==> 12-06: inputs <==
==> flow/design.v (excerpt) <==
module alu(input read,write,dig1,dig2,dig3,dig4,rst,clk,rev,exec,sign, output o1,o2,o3,o4, output [0:6] bcd);
Settings: LEC_CHECK=0, CAP_MARGIN=5, CORE_MARGIN=2, CORE_UTILIZATION=45, CTS_CLUSTER_SIZE=64, MAX_ROUTING_LAYER=met4, MIN_ROUTING_LAYER=met1, SLEW_MARGIN=20; clock period 4.49 ns.
run.sh (not shown) runs the stock make flow with config.mk's settings and CLKGATE_MAP_FILE=.
==> 06-23 (differences from 12-06) <==
ABC_AREA = 1   (was unset)
CELL_PAD_IN_SITES_DETAIL_PLACEMENT = 1   (was unset)
CORE_ASPECT_RATIO = 0.59   (was unset)
CORE_MARGIN = 7   (was 2)
CORE_UTILIZATION = 59   (was 45)
CTS_CLUSTER_DIAMETER = 278   (was unset)
CTS_CLUSTER_SIZE = unset   (was 64)
GPL_TIMING_DRIVEN = 0   (was unset)
MAX_ROUTING_LAYER = unset   (was met4)
MIN_ROUTING_LAYER = unset   (was met1)
PLACE_DENSITY_LB_ADDON = 0.06   (was unset)
SETUP_SLACK_MARGIN = -0.95   (was unset)
SLEW_MARGIN = 40   (was 20)
TNS_END_PERCENT = 70   (was unset)
==> flow/constraint.sdc (replaced) <==
create_clock -name core_clock -period 12.2 [get_ports {clk}]
set_input_delay 2.4400 -clock core_clock [delete_from_list [all_inputs] [get_ports {clk}]]
set_output_delay 2.4400 -clock core_clock [all_outputs]
set_load 0.01 [all_outputs]
==> comparison table <==
| item | 06-23 | 12-06 |
|---|---|---|
| Sequential portion of the cell area | 50.9% | 47.3% |
| TAP cells | 1134 | 1476 |
| Biggest cell delay along the critical path | 0.49 ns | 0.38 ns |
| Xor and xnor fraction of the mapped netlist area | 1.79% | 3.29% |
| Final worst hold slack | 0.471 ns | 0.433 ns |
| Share of power burned in the clock network | 33.2% | 33.8% |
| Final period utilization | 64.9% | 145% |
| Final-layout setup total negative slack | 0 ns | -11.04 ns |
| Post-cts gate resize count | 0 | 67 |
| Number of placed cells counting well taps | 6501 | 5668 |
| Layout Skew | 0.0729 ns | 0.0420 ns |
| Sequential share of power | 42.2% | 42.9% |
| Global Route met1 Usage | 58.1% | 32.5% |
| Run status | complete, no violations | failed layout checks |
| Layout check failures | - | negative setup slack |
| Worst Path Arrival | 8.59 ns | 7.09 ns |
| Clk latency late pin | 0.76 ns | 0.72 ns |
| Number of nets at floorplan | 5439 | 3934 |
| Power per standard cell area | 165 mW/mm² | 404 mW/mm² |
| Post-layout instance count excluding filler cells | 6684 | 5895 |
| Area added between synthesis and finish | 13.6% | 24.0% |

---

==> trial 4: inputs <==
Starting RTL as in the previous note.
// alu
module alu(input read,write,dig1,dig2,dig3,dig4,rst,clk,rev,exec,sign, output o1,o2,o3,o4, output [0:6] bcd);
export LEC_CHECK = 0
export ABC_AREA = 1
export CAP_MARGIN = 5
export CELL_PAD_IN_SITES_DETAIL_PLACEMENT = 1
export CORE_ASPECT_RATIO = 0.59
export CORE_MARGIN = 7
export CORE_UTILIZATION = 59
export GPL_TIMING_DRIVEN = 0
export HOLD_SLACK_MARGIN = 0.16
export PLACE_DENSITY_LB_ADDON = 0.06
export SETUP_SLACK_MARGIN = -0.95
export SLEW_MARGIN = 40
export TNS_END_PERCENT = 70
create_clock -name core_clock -period 12.2 [get_ports {clk}]
==> build 86: changes against trial 4 <==
- ABC_AREA: 1 -> not set
- CAP_MARGIN: 5 -> 20
- CORE_ASPECT_RATIO: 0.59 -> not set
- CORE_MARGIN: 7 -> 2
- CORE_UTILIZATION: 59 -> 28
- CTS_CLUSTER_SIZE: not set -> 21
- GPL_TIMING_DRIVEN: 0 -> not set
- HOLD_SLACK_MARGIN: 0.16 -> not set
- PLACE_DENSITY_LB_ADDON: 0.06 -> 0.02
- SETUP_SLACK_MARGIN: -0.95 -> 0.22
- SLEW_MARGIN: 40 -> 0
- TNS_END_PERCENT: 70 -> not set
==> flow/constraint.sdc (replaced) <==
create_clock -name core_clock -period 10.1 [get_ports {clk}]
set_input_delay 2.0200 -clock core_clock [delete_from_list [all_inputs] [get_ports {clk}]]
set_output_delay 2.0200 -clock core_clock [all_outputs]
set_load 0.01 [all_outputs]
==> notes <==
Fmax: trial 4 is larger than build 86 (about 2%). Of build 86 and trial 4, trial 4 has the higher register-to-register slack (gap 2.3 ns). Against build 86, the synthesized area of trial 4 is higher by about 1.4%. Against build 86, the combinational power of trial 4 is larger by about 25%. The first-iteration DRC count of trial 4 is 5.2 times that of build 86.
==> figures <==
Outcome: build 86 timing/DRC/antenna clean; trial 4 timing/DRC/antenna clean
Count of cell types in the netlist: build 86 95; trial 4 57
Core area: build 86 176000 µm²; trial 4 84700 µm²
Min-Delay Endpoint: build 86 BOOTH.tempB[1]; trial 4 BOOTH.posA[12]
Ratio of total power to cell area: build 86 193 nW/µm²; trial 4 165 nW/µm²
Gate power share: build 86 0.169; trial 4 0.246
Length of routed met2 wiring: build 86 75400 µm; trial 4 90700 µm
Share of the synthesized area in the top cell type: build 86 0.556; trial 4 0.549
Number of buffers added by the clock tree synthesis step: build 86 121; trial 4 91
Seq. pwr: build 86 4.80 mW; trial 4 3.98 mW
Wire length of the first global-routing pass: build 86 236000 µm; trial 4 320000 µm
Fraction of cell area in non-clock buffers: build 86 0.0205; trial 4 0.0495
Power and IR drop assume default switching activity.
